==> harbor <==
==> flow/design.v <==
module CONV(
	input			clk,               
	input			reset,             
	output reg		busy,	            
	input			ready,	            
	output reg[11:0]	iaddr,            
	input signed[19:0]	idata,            
	output reg 	     cwr,              
	output reg[11:0] 	caddr_wr,         
	output reg[19:0] 	cdata_wr,         
	output reg	 crd,               
	output reg[11:0]	caddr_rd,         
	input	[19:0]		cdata_rd,         
	output reg[2:0] 	csel              
);
parameter signed bias = 40'h0013100000;    
parameter signed K0_0 = 20'h0A89E;         
parameter signed K0_1 = 20'h092D5;         
parameter signed K0_2 = 20'h06D43;         
parameter signed K0_3 = 20'h01004;         
parameter signed K0_4 = 20'hF8F71;         
parameter signed K0_5 = 20'hF6E54;         
parameter signed K0_6 = 20'hFA6D7;         
parameter signed K0_7 = 20'hFC834;         
parameter signed K0_8 = 20'hFAC19;         
parameter IDLE       = 3'd0;    
parameter READ_CONV  = 3'd1;    
parameter WRITE_L0   = 3'd2;    
parameter DELAY1     = 3'd3;    
parameter READ_L0    = 3'd4;    
parameter WRITE_L1   = 3'd5;    
parameter DELAY2     = 3'd6;    
parameter FINISH     = 3'd7;    
reg [5:0] x, y, L1_x, L1_y;             
reg [3:0] counter_kdata, counter_kaddr;   
reg [2:0] counter_layer1;	            
reg [2:0] current_state, next_state;    
reg signed [19:0] Kernel;               
reg signed [39:0] conv_sum;             
reg signed [19:0] idata_tmp;            
wire signed [39:0] data_conv;
wire signed [19:0] conv_result;
assign data_conv = Kernel * idata_tmp;              
assign conv_result[19:0] = conv_sum[35:16] + conv_sum[15];   
always@(*) begin
	case(counter_kdata)
		4'd1: Kernel = K0_0;
		4'd2: Kernel = K0_1;
		4'd3: Kernel = K0_2;
		4'd4: Kernel = K0_3;
		4'd5: Kernel = K0_4;
		4'd6: Kernel = K0_5;
		4'd7: Kernel = K0_6;
		4'd8: Kernel = K0_7;
		4'd9: Kernel = K0_8;
		default: Kernel = 0;
	endcase
end
always@(posedge clk or posedge reset) begin
	if(reset) 
		current_state <= IDLE;
	else 
		current_state <= next_state;
end
always @(*) begin
	case (current_state)
		IDLE:       next_state = (ready) ? READ_CONV : IDLE;
		READ_CONV:  next_state = (counter_kdata == 4'd10) ? WRITE_L0 : READ_CONV;  
		WRITE_L0:   next_state = DELAY1;
		DELAY1:     next_state = (x == 6'd0 && y == 6'd0) ? READ_L0 : READ_CONV;
		READ_L0:    next_state = (counter_layer1 == 3'd4) ? WRITE_L1 : READ_L0;
		WRITE_L1:   next_state = DELAY2;
		DELAY2:     next_state = (L1_x == 6'd0 && L1_y == 6'd0) ? FINISH : READ_L0;
		FINISH:     next_state = FINISH;
		default:    next_state = IDLE;
	endcase
end
always@(posedge clk or posedge reset) begin
	if(reset) begin 
		iaddr <= 12'd0;
	end else if(current_state == READ_CONV) begin 
		case(counter_kaddr)
			4'd0: iaddr <= (y-1)*64 + x-1;
			4'd1: iaddr <= (y-1)*64 + x;
			4'd2: iaddr <= (y-1)*64 + x+1;
			4'd3: iaddr <= y*64 + x-1;
			4'd4: iaddr <= y*64 + x;		 
			4'd5: iaddr <= y*64 + x+1;		
			4'd6: iaddr <= (y+1)*64 + x-1;
			4'd7: iaddr <= (y+1)*64 + x;
			4'd8: iaddr <= (y+1)*64 + x+1;
			default: iaddr <= iaddr;
		endcase
	end
end
always@(posedge clk or posedge reset) begin
	if(reset) 
		counter_kaddr <= 4'd0;
	else if(current_state == READ_CONV) 
		counter_kaddr <= counter_kaddr + 4'd1;
	else 
		counter_kaddr <= counter_kaddr;
end
always@(posedge clk or posedge reset) begin
	if(reset) 
		idata_tmp <= 0;
	else if(current_state == READ_CONV) begin
		case(counter_kdata)
			4'd0: idata_tmp <= (x == 0 || y == 0) ? 20'd0 : idata;
			4'd1: idata_tmp <= (y == 0) ? 20'd0 : idata;
			4'd2: idata_tmp <= (x == 63 || y == 0) ? 20'd0 : idata;
			4'd3: idata_tmp <= (x == 0) ? 20'd0 : idata;
			4'd4: idata_tmp <= idata;
			4'd5: idata_tmp <= (x == 63) ? 20'd0 : idata;
			4'd6: idata_tmp <= (x == 0 || y == 63) ? 20'd0 : idata;
			4'd7: idata_tmp <= (y == 63) ? 20'd0 : idata;
			4'd8: idata_tmp <= (x == 63 || y == 63) ? 20'd0 : idata;
			default: idata_tmp <= idata_tmp;
		endcase
	end 
end
always@(posedge clk or posedge reset) begin
	if(reset) 
		conv_sum <= 40'd0;
	else if(current_state == READ_CONV) begin
		if(counter_kdata == 0) 
			conv_sum <= 40'd0;
		else if(counter_kdata == 10)     
			conv_sum <= conv_sum + bias;
		else  
			conv_sum <= conv_sum + data_conv;  
	end
end
always@(posedge clk or posedge reset) begin
	if(reset) 
		busy <= 0;
	else if(ready) 
		busy <= 1; 
	else if(current_state == FINISH) 
		busy <= 0;
end
always@(posedge clk or posedge reset) begin
	if(reset) 
		cwr <= 1'd0;
	else if(current_state == WRITE_L0 || current_state == WRITE_L1)
		cwr <= 1'd1;
	else 
		cwr <= 1'd0;
end
always@(posedge clk or posedge reset) begin
	if(reset) 
		crd <= 1'd0;
	else if(current_state == READ_L0) 
		crd <= 1'd1;
	else 
		crd <= 1'd0;
end
always@(posedge clk or posedge reset) begin
	if(reset) 
		csel <= 3'b000;
	else if(current_state == WRITE_L0) 
		csel <= 3'b001;
	else if(current_state == WRITE_L1) 
		csel <= 3'b011;
	else if(current_state == READ_L0) 
		csel <= 3'b001;
	else 
		csel <= csel;
end
always@(posedge clk or posedge reset) begin
	if(reset) 
		caddr_rd <= 12'd0;
	else if(current_state == READ_L0) begin
		case(counter_layer1)
			3'd0: caddr_rd <= L1_y*64 + L1_x;
			3'd1: caddr_rd <= L1_y*64 + L1_x+1;
			3'd2: caddr_rd <= (L1_y+1)*64 + L1_x;
			3'd3: caddr_rd <= (L1_y+1)*64 + L1_x+1;
		endcase 
	end
end
always@(posedge clk or posedge reset) begin
	if(reset) 
		caddr_wr <= 0;
	else if(current_state == WRITE_L0)  
		caddr_wr <= y * 64 + x; 
	else if(current_state == WRITE_L1)  
		caddr_wr <= (L1_y/2) * 32 + (L1_x/2);  
end
reg signed [19:0] current_max;
always@(posedge clk or posedge reset) begin
	if(reset) begin
		cdata_wr <= 20'd0;
		current_max <= 20'd0; 
	end else begin
		case(current_state)
			WRITE_L0:  
				cdata_wr <= (conv_sum[39]) ? 20'd0 : conv_result;
			READ_L0: begin				
				if(counter_layer1 == 3'd1) begin	 
					current_max <= cdata_rd; 		 
				end else begin
					current_max <= (cdata_rd > current_max) ? cdata_rd : current_max;
				end
			end
			WRITE_L1: begin
				cdata_wr <= current_max;
				current_max <= 20'h00000;  
			end
			default: begin
			end
		endcase
	end
end
always@(posedge clk or posedge reset) begin
	if(reset) begin
		x <= 6'd0; 
		y <= 6'd0;
	end else if(current_state == WRITE_L0) begin
		if(x == 6'd63) begin  
			x <= 6'd0;
			y <= y + 6'd1;
		end else begin
			x <= x + 6'd1;
		end
	end
end
always@(posedge clk or posedge reset) begin
	if(reset) begin
		L1_x <= 6'd0; 
		L1_y <= 6'd0;
	end else if(current_state == WRITE_L1) begin
		if(L1_x == 6'd62) begin
			L1_x <= 0;
			L1_y <= L1_y + 2;
		end else begin
			L1_x <= L1_x + 2;
		end
	end
end
always@(posedge clk or posedge reset) begin
	if(reset) 
		counter_kdata <= 4'd0;
	else 
		counter_kdata <= counter_kaddr;
end
always@(posedge clk or posedge reset) begin
	if(reset) 
		counter_layer1 <= 0;
	else if(current_state == READ_L0) 
		counter_layer1 <= counter_layer1 + 3'd1;
	else 
		counter_layer1 <= 0;
end
endmodule
==> flow/run.sh <==
#!/bin/bash
# the make line also repeats each setting of config.mk as NAME=value (left out here)
make -C /OpenROAD-flow-scripts/flow DESIGN_CONFIG=/design/flow/config.mk WORK_HOME=/design/flow/orfs CLKGATE_MAP_FILE= finish
==> flow/config.mk <==
export PLATFORM = sky130hd
export DESIGN_NAME = CONV
export DESIGN_NICKNAME = CONV
export VERILOG_FILES = /design/flow/design.v
export SDC_FILE = /design/flow/constraint.sdc
export NUM_CORES = 4
export LEC_CHECK = 0
export ABC_AREA = 1
export CAP_MARGIN = 0
export CORE_MARGIN = 2
export CORE_UTILIZATION = 72
export CTS_CLUSTER_SIZE = 14
export PLACE_DENSITY = 0.42
export SETUP_SLACK_MARGIN = 0.22
export SLEW_MARGIN = 20
export TNS_END_PERCENT = 30
==> flow/constraint.sdc <==
create_clock -name core_clock -period 4.55 [get_ports {clk}]
set_input_delay 0.9100 -clock core_clock [delete_from_list [all_inputs] [get_ports {clk}]]
set_output_delay 0.9100 -clock core_clock [all_outputs]
set_load 0.01 [all_outputs]
==> inputs of umber, as changes to harbor <==
Settings changed: CAP_MARGIN 0 to 20, CORE_UTILIZATION 72 to 65, CTS_CLUSTER_SIZE 14 to not set, PLACE_DENSITY 0.42 to not set, SETUP_SLACK_MARGIN 0.22 to not set.
==> flow/constraint.sdc (replaced) <==
create_clock -name core_clock -period 4.73 [get_ports {clk}]
set_input_delay 0.9460 -clock core_clock [delete_from_list [all_inputs] [get_ports {clk}]]
set_output_delay 0.9460 -clock core_clock [all_outputs]
set_load 0.01 [all_outputs]
==> comparison table <==
metric                                                                          harbor                     umber
Avg Synthesized Cell Area                                                    7.78 um^2                 7.78 um^2
Placed cell count                                                                 4303                      4400
Initial core utilization                                                         73.4%                     66.0%
Post-CTS setup buffer count                                                         29                        22
Half-perimeter wire length of the detailed placement result                    70.3 mm                   72.3 mm
Sequential share of the synthesized area                                         16.9%                     16.9%
Minimum setup slack after placement                                           -2610 ps                  -2560 ps
Total core area                                                            0.0368 mm^2               0.0409 mm^2
Cell area reported after detailed placement                                0.0313 mm^2               0.0316 mm^2
Vertical die dimension                                                          198 um                    208 um
Post-cts sizing count                                                              254                       155
GPL Wtd Cong                                                                      1.07                      1.07
Standard-cell rows                                                                  70                        74
H-tree depth reported by CTS                                                         4                         4
I/O pin total                                                                      105                       105
Die x size                                                                      198 um                    208 um
Total standard cell area after synthesis                                   0.0270 mm^2               0.0270 mm^2
Share of flip-flops with an asynchronous set or reset                             100%                      100%
Synth Area in XOR/XNOR                                                           1.07%                     1.07%
CTS Buffer Depth                                                                     2                         2
Clock buffer count from CTS                                                         17                        17
Result of the run                                            aborted with a tool error  finished with violations
Stage where the flow stopped                                  global routing (5_1_grt)                         -
Reasons for failing layout checks                                                    -              setup timing
Die Footprint                                                              0.0391 mm^2               0.0432 mm^2

* * *

==> pepper: inputs <==
RTL: the design.v shown in full above, as it stands there.
==> flow/config.mk <==
export PLATFORM = sky130hd
export DESIGN_NAME = CONV
export DESIGN_NICKNAME = CONV
export VERILOG_FILES = /design/flow/design.v
export SDC_FILE = /design/flow/constraint.sdc
export NUM_CORES = 4
export LEC_CHECK = 0
export CAP_MARGIN = 5
export CORE_ASPECT_RATIO = 0.72
export CORE_MARGIN = 2
export CORE_UTILIZATION = 72
export CTS_CLUSTER_SIZE = 37
export HOLD_SLACK_MARGIN = 0.3
export SLEW_MARGIN = 20
==> flow/constraint.sdc <==
create_clock -name core_clock -period 6.6 [get_ports {clk}]
set_input_delay 1.3200 -clock core_clock [delete_from_list [all_inputs] [get_ports {clk}]]
set_output_delay 1.3200 -clock core_clock [all_outputs]
set_load 0.01 [all_outputs]
run.sh (not shown) runs the stock make flow with config.mk's settings and CLKGATE_MAP_FILE=.
==> sierra: changes against pepper <==
ABC_AREA = 1   (was not set)
CTS_CLUSTER_DIAMETER = 322   (was not set)
==> flow/constraint.sdc (replaced) <==
create_clock -name core_clock -period 5.92 [get_ports {clk}]
set_input_delay 1.1840 -clock core_clock [delete_from_list [all_inputs] [get_ports {clk}]]
set_output_delay 1.1840 -clock core_clock [all_outputs]
set_load 0.01 [all_outputs]
==> amber: changes against pepper <==
CORE_ASPECT_RATIO = not set   (was 0.72)
CORE_UTILIZATION = 40   (was 72)
CTS_CLUSTER_DIAMETER = 354   (was not set)
CTS_CLUSTER_SIZE = not set   (was 37)
GPL_TIMING_DRIVEN = 0   (was not set)
HOLD_SLACK_MARGIN = not set   (was 0.3)
MAX_ROUTING_LAYER = met5   (was not set)
==> flow/constraint.sdc (replaced) <==
create_clock -name core_clock -period 8.0 [get_ports {clk}]
set_input_delay 1.6000 -clock core_clock [delete_from_list [all_inputs] [get_ports {clk}]]
set_output_delay 1.6000 -clock core_clock [all_outputs]
set_load 0.01 [all_outputs]
==> tundra: changes against pepper <==
CORE_ASPECT_RATIO = not set   (was 0.72)
CORE_UTILIZATION = 70   (was 72)
HOLD_SLACK_MARGIN = not set   (was 0.3)
==> comparison table <==
item	sierra	tundra	amber	pepper
Result of the run	did not finish	failed layout checks	timing/DRC/antenna clean	failed layout checks
Last stage reached	global routing (5_1_grt)	-	-	-
Violated checks	-	negative setup slack	-	negative setup slack
Worst-case reg-to-reg path depth	-	31	31	30
Hold Path Class	-	reg -> reg	reg -> reg	reg -> reg
Area-dominant class	-	multi-input combinational cells	multi-input combinational cells	multi-input combinational cells
Placement Setup Slack	-1.35 ns	-1.18 ns	-1.57 ns	-1.30 ns
Mapped Avg Cell Area	7.78 µm²	9.07 µm²	9.07 µm²	9.07 µm²
XOR-XNOR Cells, Area Fraction	1.07%	3.28%	3.28%	3.28%
Logic gate fraction of the total cell area	-	61.7%	62.6%	61.9%
Drt initial violations	-	2520	1625	3063
Count of non-CTS buffers in the layout	-	405	312	409
Clock transition at the registers of the reported paths	-	0.08 ns	0.09 ns	0.08 ns
Post-cts sizing count	354	83	131	140
Source of the critical timing path	-	counter_kdata[1]$_DFF_PP0_	counter_kdata[0]$_DFF_PP0_	counter_kdata[1]$_DFF_PP0_
Post-place instance area	31300 µm²	29200 µm²	28100 µm²	29100 µm²
Comb_multi_in	-	1870	1871	1870
Combinational gate area	-	19100 µm²	18800 µm²	19200 µm²
Cell area after synthesis	27000 µm²	25900 µm²	25900 µm²	25900 µm²

* * *

==> inputs of garnet <==
Starts from the design.v that is shown in full above.
Settings: LEC_CHECK=0, ABC_AREA=1, CAP_MARGIN=20, CORE_ASPECT_RATIO=0.9, CORE_MARGIN=2, CORE_UTILIZATION=68, GPL_ROUTABILITY_DRIVEN=1, HOLD_SLACK_MARGIN=0.3, MAX_ROUTING_LAYER=met4, PLACE_DENSITY=0.51, SETUP_SLACK_MARGIN=1.52, SLEW_MARGIN=20, TNS_END_PERCENT=70; clock period 5.16 ns.
==> inputs of violet, as changes to garnet <==
ABC_AREA = default   (was 1)
CORE_ASPECT_RATIO = default   (was 0.9)
GPL_ROUTABILITY_DRIVEN = default   (was 1)
HOLD_SLACK_MARGIN = -0.08   (was 0.3)
MAX_ROUTING_LAYER = default   (was met4)
PLACE_DENSITY = default   (was 0.51)
SETUP_SLACK_MARGIN = default   (was 1.52)
TNS_END_PERCENT = default   (was 70)
==> flow/constraint.sdc (replaced) <==
create_clock -name core_clock -period 6.62 [get_ports {clk}]
set_input_delay 1.3240 -clock core_clock [delete_from_list [all_inputs] [get_ports {clk}]]
set_output_delay 1.3240 -clock core_clock [all_outputs]
set_load 0.01 [all_outputs]
==> flow_summary.ini <==
; generated from flow reports
[outcome]
so.violations = setup timing
outcome = complete, but fails checks

[global_routing]
met1_usage_pct = 47.2

[timing]
setup_violations = 27
fin_ws_ps = -1120

[route]
drt_iter0_markers = 2009
dr_wl_met2_mm = 38.8
# the run above: violet

==> flow_summary.ini <==
; generated from flow reports
[timing]
fin_ws_ps = -2620
tightest_slew_ps = 1290
setup_violations = 35

[outcome]
so.violations = setup timing
outcome = complete, but fails checks

[finish]
finalNonFillerCells = 4470
dominant_cells = logic gates

[route]
dr_total_vias = 27726
dr_wl_met2_mm = 46.1
drt_iter0_markers = 4198

[hold_path]
hold_depth = 2

[yosys]
xor_area_share_pct = 1.07

[global_routing]
met1_usage_pct = 59.2
# the run above: garnet

